==> run A: inputs <==
Design chip_top, start of the top module:
module chip_top
  ( input          clk_i
  , input          reset_i
  , input          v_i
  , input  [31:0]  a_i
  , input  [31:0]  b_i
  , output         v_o
  , output [63:0]  c_o
  );
  reg        v_r, v_o_r;
  reg [31:0] a_r, b_r;
  reg [63:0] c_r;
  wire [63:0] c_n;
  multiplier #(.width_p(32)) MULT
    (.a_i(a_r)
    ,.b_i(b_r)
    ,.c_o(c_n)
    );
  always @(posedge clk_i) begin
    if (reset_i) begin
      v_r   <= 1'b0;
      v_o_r <= 1'b0;
    end else begin
      v_r   <= v_i;
      v_o_r <= v_r;
    end
    a_r <= a_i;
    b_r <= b_i;
    c_r <= c_n;
  end
  assign v_o = v_o_r;
  assign c_o = c_r;
endmodule
clock: 10.3 ns
lec_check: 0
cap_margin: 15
cell_pad_in_sites_global_placement: 2
core_margin: 7
core_utilization: 20
cts_cluster_size: 65
min_routing_layer: met1
place_density_lb_addon: 0.16
setup_slack_margin: 2.89
slew_margin: 30
run.sh (not shown) runs the stock make flow with config.mk's settings and CLKGATE_MAP_FILE=.
==> run M: changes against run A <==
==> flow/config.mk (replaced) <==
export PLATFORM = sky130hd
export DESIGN_NAME = chip_top
export DESIGN_NICKNAME = chip_top
export VERILOG_FILES = /design/flow/design.v
export SDC_FILE = /design/flow/constraint.sdc
export NUM_CORES = 4
export LEC_CHECK = 0
export CAP_MARGIN = 20
export CORE_MARGIN = 6
export CORE_UTILIZATION = 40
export CTS_CLUSTER_SIZE = 14
export GPL_TIMING_DRIVEN = 0
export HOLD_SLACK_MARGIN = 0.15
export PLACE_DENSITY_LB_ADDON = 0.07
export SLEW_MARGIN = 20
==> flow/constraint.sdc (replaced) <==
create_clock -name core_clock -period 7.5 [get_ports {clk_i}]
set_input_delay 1.5000 -clock core_clock [delete_from_list [all_inputs] [get_ports {clk_i}]]
set_output_delay 1.5000 -clock core_clock [all_outputs]
set_load 0.01 [all_outputs]
==> run R: changes against run A <==
==> flow/config.mk (replaced) <==
export PLATFORM = sky130hd
export DESIGN_NAME = chip_top
export DESIGN_NICKNAME = chip_top
export VERILOG_FILES = /design/flow/design.v
export SDC_FILE = /design/flow/constraint.sdc
export NUM_CORES = 4
export LEC_CHECK = 0
export CAP_MARGIN = 20
export CORE_MARGIN = 2
export CORE_UTILIZATION = 25
export SLEW_MARGIN = 20
==> flow/constraint.sdc (replaced) <==
create_clock -name core_clock -period 7.35 [get_ports {clk_i}]
set_input_delay 1.4700 -clock core_clock [delete_from_list [all_inputs] [get_ports {clk_i}]]
set_output_delay 1.4700 -clock core_clock [all_outputs]
set_load 0.01 [all_outputs]
==> deck_impl_summary.md <==
Flow Results at a Glance

Final layout
  – Non-clk buf share: 8.95%
  – Util after Layout: 24.5%
  – Fin area: 43700 um2
  – Logic area: 30200 um2

Timing
  – Slew @ Worst Pin: 0.721 ns
  – Post-Route Setup TNS: 0 ns
  – Final setup fails: 0

Outcome
  – Status: finished clean

Worst setup path
  – Crit path required time: 10.74 ns

Place
  – DPL Wire Length: 112000 um

Floorplanning
  – Die ar.: 191000 um2
# the run above: run A

==> deck_impl_summary.md <==
Flow Results at a Glance

Outcome
  – Status: complete, but fails checks
  – Layout check faults: negative setup slack

Place
  – DPL Wire Length: 116000 um

Final layout
  – Util after Layout: 48.0%

Timing
  – Fin worst setup slack: -0.107 ns
  – Final setup fails: 6
  – Slew @ Worst Pin: 0.906 ns

Worst setup path
  – Crit path required time: 7.93 ns

Floorplanning
  – Die ar.: 97000 um2
# the run above: run M

==> deck_impl_summary.md <==
Flow Results at a Glance

Worst setup path
  – Crit path required time: 7.79 ns

Place
  – DPL Wire Length: 90900 um

Timing
  – Fin worst setup slack: -0.0306 ns
  – Final setup fails: 2

Outcome
  – Layout check faults: negative setup slack
  – Status: complete, but fails checks

Final layout
  – Logic area: 30300 um2
# the run above: run R


========
==> job 4366 <==
==> flow/design.v <==
module multiplier #(parameter width_p="inv")
  ( input      [width_p-1:0] a_i
  , input      [width_p-1:0] b_i
  , output [(2*width_p)-1:0] c_o
  );
  assign c_o = a_i * b_i;
endmodule
module chip_top
  ( input          clk_i
  , input          reset_i
  , input          v_i
  , input  [31:0]  a_i
  , input  [31:0]  b_i
  , output         v_o
  , output [63:0]  c_o
  );
  reg        v_r, v_o_r;
  reg [31:0] a_r, b_r;
  reg [63:0] c_r;
  wire [63:0] c_n;
  multiplier #(.width_p(32)) MULT
    (.a_i(a_r)
    ,.b_i(b_r)
    ,.c_o(c_n)
    );
  always @(posedge clk_i) begin
    if (reset_i) begin
      v_r   <= 1'b0;
      v_o_r <= 1'b0;
    end else begin
      v_r   <= v_i;
      v_o_r <= v_r;
    end
    a_r <= a_i;
    b_r <= b_i;
    c_r <= c_n;
  end
  assign v_o = v_o_r;
  assign c_o = c_r;
endmodule
==> flow/run.sh <==
#!/bin/bash
# the make line also repeats each setting of config.mk as NAME=value (left out here)
make -C /OpenROAD-flow-scripts/flow DESIGN_CONFIG=/design/flow/config.mk WORK_HOME=/design/flow/orfs CLKGATE_MAP_FILE= finish
==> flow/config.mk <==
export PLATFORM = sky130hd
export DESIGN_NAME = chip_top
export DESIGN_NICKNAME = chip_top
export VERILOG_FILES = /design/flow/design.v
export SDC_FILE = /design/flow/constraint.sdc
export NUM_CORES = 4
export LEC_CHECK = 0
export ABC_AREA = 1
export CAP_MARGIN = 20
export CORE_MARGIN = 2
export CORE_UTILIZATION = 72
export CTS_CLUSTER_DIAMETER = 330
export CTS_CLUSTER_SIZE = 97
export PLACE_DENSITY = 0.81
export SETUP_SLACK_MARGIN = 0.8
export SLEW_MARGIN = 20
export TNS_END_PERCENT = 10
==> flow/constraint.sdc <==
create_clock -name core_clock -period 3.47 [get_ports {clk_i}]
set_input_delay 0.6940 -clock core_clock [delete_from_list [all_inputs] [get_ports {clk_i}]]
set_output_delay 0.6940 -clock core_clock [all_outputs]
set_load 0.01 [all_outputs]
==> job 9368: changes against job 4366 <==
ABC_AREA = default   (was 1)
CORE_UTILIZATION = 65   (was 72)
CTS_CLUSTER_DIAMETER = default   (was 330)
CTS_CLUSTER_SIZE = default   (was 97)
HOLD_SLACK_MARGIN = 0.3   (was default)
PLACE_DENSITY = default   (was 0.81)
SETUP_SLACK_MARGIN = -0.2   (was 0.8)
TNS_END_PERCENT = 40   (was 10)
==> flow/constraint.sdc (replaced) <==
create_clock -name core_clock -period 6.19 [get_ports {clk_i}]
set_input_delay 1.2380 -clock core_clock [delete_from_list [all_inputs] [get_ports {clk_i}]]
set_output_delay 1.2380 -clock core_clock [all_outputs]
set_load 0.01 [all_outputs]
==> job 3171: changes against job 4366 <==
CTS_CLUSTER_DIAMETER = 235   (was 330)
CTS_CLUSTER_SIZE = 96   (was 97)
PLACE_DENSITY = default   (was 0.81)
PLACE_DENSITY_LB_ADDON = 0.24   (was default)
SETUP_SLACK_MARGIN = default   (was 0.8)
SLEW_MARGIN = 0   (was 20)
TNS_END_PERCENT = 25   (was 10)
==> flow/constraint.sdc (replaced) <==
create_clock -name core_clock -period 7.5 [get_ports {clk_i}]
set_input_delay 1.5000 -clock core_clock [delete_from_list [all_inputs] [get_ports {clk_i}]]
set_output_delay 1.5000 -clock core_clock [all_outputs]
set_load 0.01 [all_outputs]
==> impl_metrics.json <==
{
  "outcome": "failed layout checks",
  "sh_seq_area_pct": 6.20,
  "regArea_um2": 2700,
  "startpoint": "a_r[13]$_DFF_P_",
  "failed_checks": "setup timing",
  "finalSetupViolCount": 47,
  "common_cells": "fa_1 (896), inv_1 (873), and2_1 (599)",
  "setup_slack_ps": -1140
}
[end of results for job 9368]
==> impl_metrics.json <==
{
  "outcome": "failed layout checks",
  "failed_checks": "setup timing",
  "sh_seq_area_pct": 5.86,
  "regArea_um2": 2730,
  "finalSetupViolCount": 59,
  "startpoint": "a_r[25]$_DFF_P_",
  "setup_slack_ps": -3470,
  "common_cells": "inv_1 (1728), nand2_1 (1568), fa_1 (896)"
}
[end of results for job 4366]
==> impl_metrics.json <==
{
  "numCtsBuffers": 17,
  "grtUsageMet1_pct": 48.9,
  "common_cells": "inv_1 (1728), nand2_1 (1568), fa_1 (896)",
  "finalSetupViolCount": 0,
  "synth_cell_types": 23,
  "regArea_um2": 2610,
  "sh_seq_area_pct": 6.26,
  "startpoint": "a_r[14]$_DFF_P_",
  "outcome": "no timing/DRC/antenna violations",
  "cp.depth": 24,
  "post_cts_buffers": 0
}
[end of results for job 3171]
